==> run a <==
## master_top
module master_top#(
    parameter DATA_WIDTH = 32,
    parameter ADDR_WIDTH = 32,
    parameter BRAM_QUANTITY = 6,
    parameter INTERNAL_ADDR_RANGE = 128
)(
    input                           clk,
    input                           areset,
    input  logic [             3:0] awid_i,
    input  logic [ADDR_WIDTH - 1:0] awaddr_i,
    input  logic                    awvalid_i,
    output logic                    awready_o,
    input  logic [             3:0] wid_i,
    input  logic [DATA_WIDTH - 1:0] wdata_i,
    input  logic [             3:0] wstrb_i,
    input  logic                    wlast_i,
    input  logic                    wvalid_i,
    output logic                    wready_o,
    input  logic [             3:0] arid_i,
    input  logic [ADDR_WIDTH - 1:0] araddr_i,
    input  logic                    arvalid_i,
    output logic                    arready_o,
    output logic [             3:0] rid_o,
    output logic [DATA_WIDTH - 1:0] rdata_o,
    output logic                    rlast_o,
    output logic                    rvalid_o,
    input  logic                    rready_i,
    output logic [             3:0] bid_o,
    output logic [             1:0] bresp_o,
    output logic                    bvalid_o,
    input  logic                    bready_i,
    output logic [             3:0] m_awid_o,
    output logic [             7:0] m_awlen_o,
    output logic [             2:0] m_awsize_o,
    output logic [             1:0] m_awburst_o,
    output logic [ADDR_WIDTH - 1:0] m_awaddr_o,
    output logic                    m_awvalid_o,
    input  logic                    m_awready_i,
    output logic [             3:0] m_wid_o,
    output logic [DATA_WIDTH - 1:0] m_wdata_o,
    output logic [             3:0] m_wstrb_o,
    output logic                    m_wlast_o,
    output logic                    m_wvalid_o,
    input  logic                    m_wready_i,
    input  logic [             3:0] m_bid_i,
    input  logic [             1:0] m_bresp_i,
    input  logic                    m_bvalid_i,
    output logic                    m_bready_o
);
==> flow/config.mk <==
export PLATFORM = sky130hd
export DESIGN_NAME = master_top
export DESIGN_NICKNAME = master_top
export VERILOG_FILES = /design/flow/design.v
export SDC_FILE = /design/flow/constraint.sdc
export NUM_CORES = 4
export LEC_CHECK = 0
export CAP_MARGIN = 20
export CORE_MARGIN = 2
export CORE_UTILIZATION = 72
export CTS_CLUSTER_SIZE = 29
export PLACE_DENSITY = 0.65
export SETUP_SLACK_MARGIN = -0.3
export SLEW_MARGIN = 20
==> flow/constraint.sdc <==
create_clock -name core_clock -period 3.26 [get_ports {clk}]
set_input_delay 0.6520 -clock core_clock [delete_from_list [all_inputs] [get_ports {clk}]]
set_output_delay 0.6520 -clock core_clock [all_outputs]
set_load 0.01 [all_outputs]
run.sh (not shown) runs the stock make flow with config.mk's settings and CLKGATE_MAP_FILE=.
==> run b (differences from run a) <==
==> flow/config.mk (replaced) <==
export PLATFORM = sky130hd
export DESIGN_NAME = master_top
export DESIGN_NICKNAME = master_top
export VERILOG_FILES = /design/flow/design.v
export SDC_FILE = /design/flow/constraint.sdc
export NUM_CORES = 4
export LEC_CHECK = 0
export ABC_AREA = 1
export CAP_MARGIN = 20
export CELL_PAD_IN_SITES_GLOBAL_PLACEMENT = 1
export CORE_MARGIN = 2
export CORE_UTILIZATION = 40
export GPL_ROUTABILITY_DRIVEN = 0
export PLACE_DENSITY = 0.46
export SLEW_MARGIN = 20
export TNS_END_PERCENT = 65
==> flow/constraint.sdc (replaced) <==
create_clock -name core_clock -period 8.0 [get_ports {clk}]
set_input_delay 1.6000 -clock core_clock [delete_from_list [all_inputs] [get_ports {clk}]]
set_output_delay 1.6000 -clock core_clock [all_outputs]
set_load 0.01 [all_outputs]
==> run c (differences from run a) <==
--- a/flow/config.mk
+++ b/flow/config.mk
@@ -8,7 +8,9 @@
 export CAP_MARGIN = 20
 export CORE_MARGIN = 2
-export CORE_UTILIZATION = 72
+export CORE_UTILIZATION = 71
+export CTS_CLUSTER_DIAMETER = 64
 export CTS_CLUSTER_SIZE = 29
+export HOLD_SLACK_MARGIN = -0.09
 export PLACE_DENSITY = 0.65
-export SETUP_SLACK_MARGIN = -0.3
+export SETUP_SLACK_MARGIN = 0.73
 export SLEW_MARGIN = 20
==> summary of the runs <==
Count of clock-buffer cells in the layout, highest first: run b, run a, run c.
Run a finished but fails on negative setup slack. Run c finished but fails on negative hold slack, negative setup slack. Run b produced a clean layout.
Of run c and run a, run c has the higher cell area (gap 3.5%, measured against run a).
The highest sequential share of layout area belongs to run b, the lowest to run c.
The highest register-to-register slack belongs to run b, the lowest to run a.
In run c the clock power is lower than in run a, by about 20%.
First-iteration DRC count, lowest first: run b, run a, run c.
The lowest via count belongs to run a, the highest to run c.

* * *

==> lagoon: inputs <==
Starting RTL as in the previous note.
Settings: LEC_CHECK=0, CAP_MARGIN=25, CELL_PAD_IN_SITES_GLOBAL_PLACEMENT=3, CORE_MARGIN=2, CORE_UTILIZATION=64, GPL_TIMING_DRIVEN=0, HOLD_SLACK_MARGIN=-0.03, MAX_ROUTING_LAYER=met4, SLEW_MARGIN=20, TNS_END_PERCENT=95; clock period 5.02 ns.
==> inputs of amber, as changes to lagoon <==
==> flow/config.mk (replaced) <==
export PLATFORM = sky130hd
export DESIGN_NAME = master_top
export DESIGN_NICKNAME = master_top
export VERILOG_FILES = /design/flow/design.v
export SDC_FILE = /design/flow/constraint.sdc
export NUM_CORES = 4
export LEC_CHECK = 0
export CAP_MARGIN = 20
export CORE_MARGIN = 2
export CORE_UTILIZATION = 71
export CTS_CLUSTER_SIZE = 29
export PLACE_DENSITY = 0.65
export SETUP_SLACK_MARGIN = 0.77
export SLEW_MARGIN = 20
export TNS_END_PERCENT = 5
==> flow/constraint.sdc (replaced) <==
create_clock -name core_clock -period 3.26 [get_ports {clk}]
set_input_delay 0.6520 -clock core_clock [delete_from_list [all_inputs] [get_ports {clk}]]
set_output_delay 0.6520 -clock core_clock [all_outputs]
set_load 0.01 [all_outputs]
==> inputs of zinc, as changes to lagoon <==
==> flow/config.mk (replaced) <==
export PLATFORM = sky130hd
export DESIGN_NAME = master_top
export DESIGN_NICKNAME = master_top
export VERILOG_FILES = /design/flow/design.v
export SDC_FILE = /design/flow/constraint.sdc
export NUM_CORES = 4
export LEC_CHECK = 0
export CAP_MARGIN = 20
export CORE_MARGIN = 2
export CORE_UTILIZATION = 34
export PLACE_DENSITY = 0.6
export SLEW_MARGIN = 20
==> flow/constraint.sdc (replaced) <==
create_clock -name core_clock -period 10.2 [get_ports {clk}]
set_input_delay 2.0400 -clock core_clock [delete_from_list [all_inputs] [get_ports {clk}]]
set_output_delay 2.0400 -clock core_clock [all_outputs]
set_load 0.01 [all_outputs]
==> inputs of ember, as changes to lagoon <==
==> flow/config.mk (replaced) <==
export PLATFORM = sky130hd
export DESIGN_NAME = master_top
export DESIGN_NICKNAME = master_top
export VERILOG_FILES = /design/flow/design.v
export SDC_FILE = /design/flow/constraint.sdc
export NUM_CORES = 4
export LEC_CHECK = 0
export CAP_MARGIN = 20
export CORE_MARGIN = 2
export CORE_UTILIZATION = 40
export PLACE_DENSITY = 0.6
export SLEW_MARGIN = 20
==> flow/constraint.sdc (replaced) <==
create_clock -name core_clock -period 5.86 [get_ports {clk}]
set_input_delay 1.1720 -clock core_clock [delete_from_list [all_inputs] [get_ports {clk}]]
set_output_delay 1.1720 -clock core_clock [all_outputs]
set_load 0.01 [all_outputs]
==> run_results.csv <==
group,metric,value,unit
outcome,outcome,"finished clean",
floorplan,fp-utilization,40.45,%
floorplan,dieArea,50060,sq um
floorplan,total_number_of_placement_rows,80,
floorplan,core_area,47750,sq um
floorplan,die_h,223.7,microns
# the run above: ember

==> run_results.csv <==
group,metric,value,unit
final_timing,final_critical_path_setup_slack,-0.9657,ns
floorplan,fp-utilization,72.06,%
floorplan,core_area,26800,sq um
outcome,outcome,"finished with violations",
floorplan,die_h,168.9,microns
outcome,violatedChecks,"setup timing",
final_timing,finalSetupViolCount,10,
floorplan,dieArea,28540,sq um
# the run above: amber

==> run_results.csv <==
group,metric,value,unit
floorplan,core_area,29640,sq um
outcome,outcome,"did not finish",
floorplan,die_h,177.7,microns
outcome,stage_reached,"3_1_place_gp_skip_io",
yosys,yosys_area,19310,sq um
floorplan,fp-utilization,65.16,%
outcome,error_message,"[ERROR GPL-0301] Utilization 122.068 % exceeds 100%.",
floorplan,dieArea,31580,sq um
# the run above: lagoon

==> run_results.csv <==
group,metric,value,unit
outcome,outcome,"finished clean",
floorplan,fp-utilization,34.32,%
floorplan,core_area,56280,sq um
floorplan,total_number_of_placement_rows,87,
# the run above: zinc


* * *

==> inputs of delta <==
master_top again, from the RTL that the note above started with.
clock: 8.0 ns
lec_check: 0
abc_area: 0
cap_margin: 20
cell_pad_in_sites_detail_placement: 0
cell_pad_in_sites_global_placement: 3
core_aspect_ratio: 1.58
core_margin: 7
core_utilization: 40
gpl_routability_driven: 1
place_density: 0.9
slew_margin: 20
tns_end_percent: 65
==> maple: changes against delta <==
==> flow/config.mk (replaced) <==
export PLATFORM = sky130hd
export DESIGN_NAME = master_top
export DESIGN_NICKNAME = master_top
export VERILOG_FILES = /design/flow/design.v
export SDC_FILE = /design/flow/constraint.sdc
export NUM_CORES = 4
export LEC_CHECK = 0
export CAP_MARGIN = 25
export CORE_MARGIN = 2
export CORE_UTILIZATION = 40
export GPL_TIMING_DRIVEN = 0
export HOLD_SLACK_MARGIN = -0.03
export MAX_ROUTING_LAYER = met4
export SLEW_MARGIN = 20
==> flow/constraint.sdc (replaced) <==
create_clock -name core_clock -period 5.02 [get_ports {clk}]
set_input_delay 1.0040 -clock core_clock [delete_from_list [all_inputs] [get_ports {clk}]]
set_output_delay 1.0040 -clock core_clock [all_outputs]
set_load 0.01 [all_outputs]
==> violet: changes against delta <==
==> flow/config.mk (replaced) <==
export PLATFORM = sky130hd
export DESIGN_NAME = master_top
export DESIGN_NICKNAME = master_top
export VERILOG_FILES = /design/flow/design.v
export SDC_FILE = /design/flow/constraint.sdc
export NUM_CORES = 4
export LEC_CHECK = 0
export CAP_MARGIN = 20
export CORE_MARGIN = 2
export CORE_UTILIZATION = 60
export SLEW_MARGIN = 20
==> flow/constraint.sdc (replaced) <==
create_clock -name core_clock -period 3.57 [get_ports {clk}]
set_input_delay 0.7140 -clock core_clock [delete_from_list [all_inputs] [get_ports {clk}]]
set_output_delay 0.7140 -clock core_clock [all_outputs]
set_load 0.01 [all_outputs]
==> flow_metrics.env <==
# source this file to load flow results
export IMPL_switching_share_pct=27.3
export IMPL_setup_viol=1
export IMPL_ir_drop_mv=0.416
export IMPL_violations="setup timing"
export IMPL_run_status="complete, but fails checks"
export IMPL_worst_r2r_path_depth=14
export IMPL_finalWorstSetupSlack_ps=-369
export IMPL_pre_cts_ws_ps=-257
That was violet.
==> flow_metrics.env <==
# source this file to load flow results
export IMPL_worst_r2r_path_depth=12
export IMPL_switching_share_pct=27.8
export IMPL_run_status="timing/DRC/antenna clean"
export IMPL_setup_viol=0
export IMPL_finalWorstSetupSlack_ps=2250
export IMPL_ir_drop_mv=0.153
export IMPL_pre_cts_ws_ps=2820
That was delta.
==> flow_metrics.env <==
# source this file to load flow results
export IMPL_overflow=0
export IMPL_finalWorstSetupSlack_ps=399
export IMPL_combPwrFrac_pct=12.9
export IMPL_setup_viol=0
export IMPL_pre_cts_ws_ps=245
export IMPL_worst_r2r_path_depth=13
export IMPL_run_status="timing/DRC/antenna clean"
export IMPL_switching_share_pct=28.0
export IMPL_ir_drop_mv=0.246
That was maple.
Power is estimated from default activity; no workload was simulated.
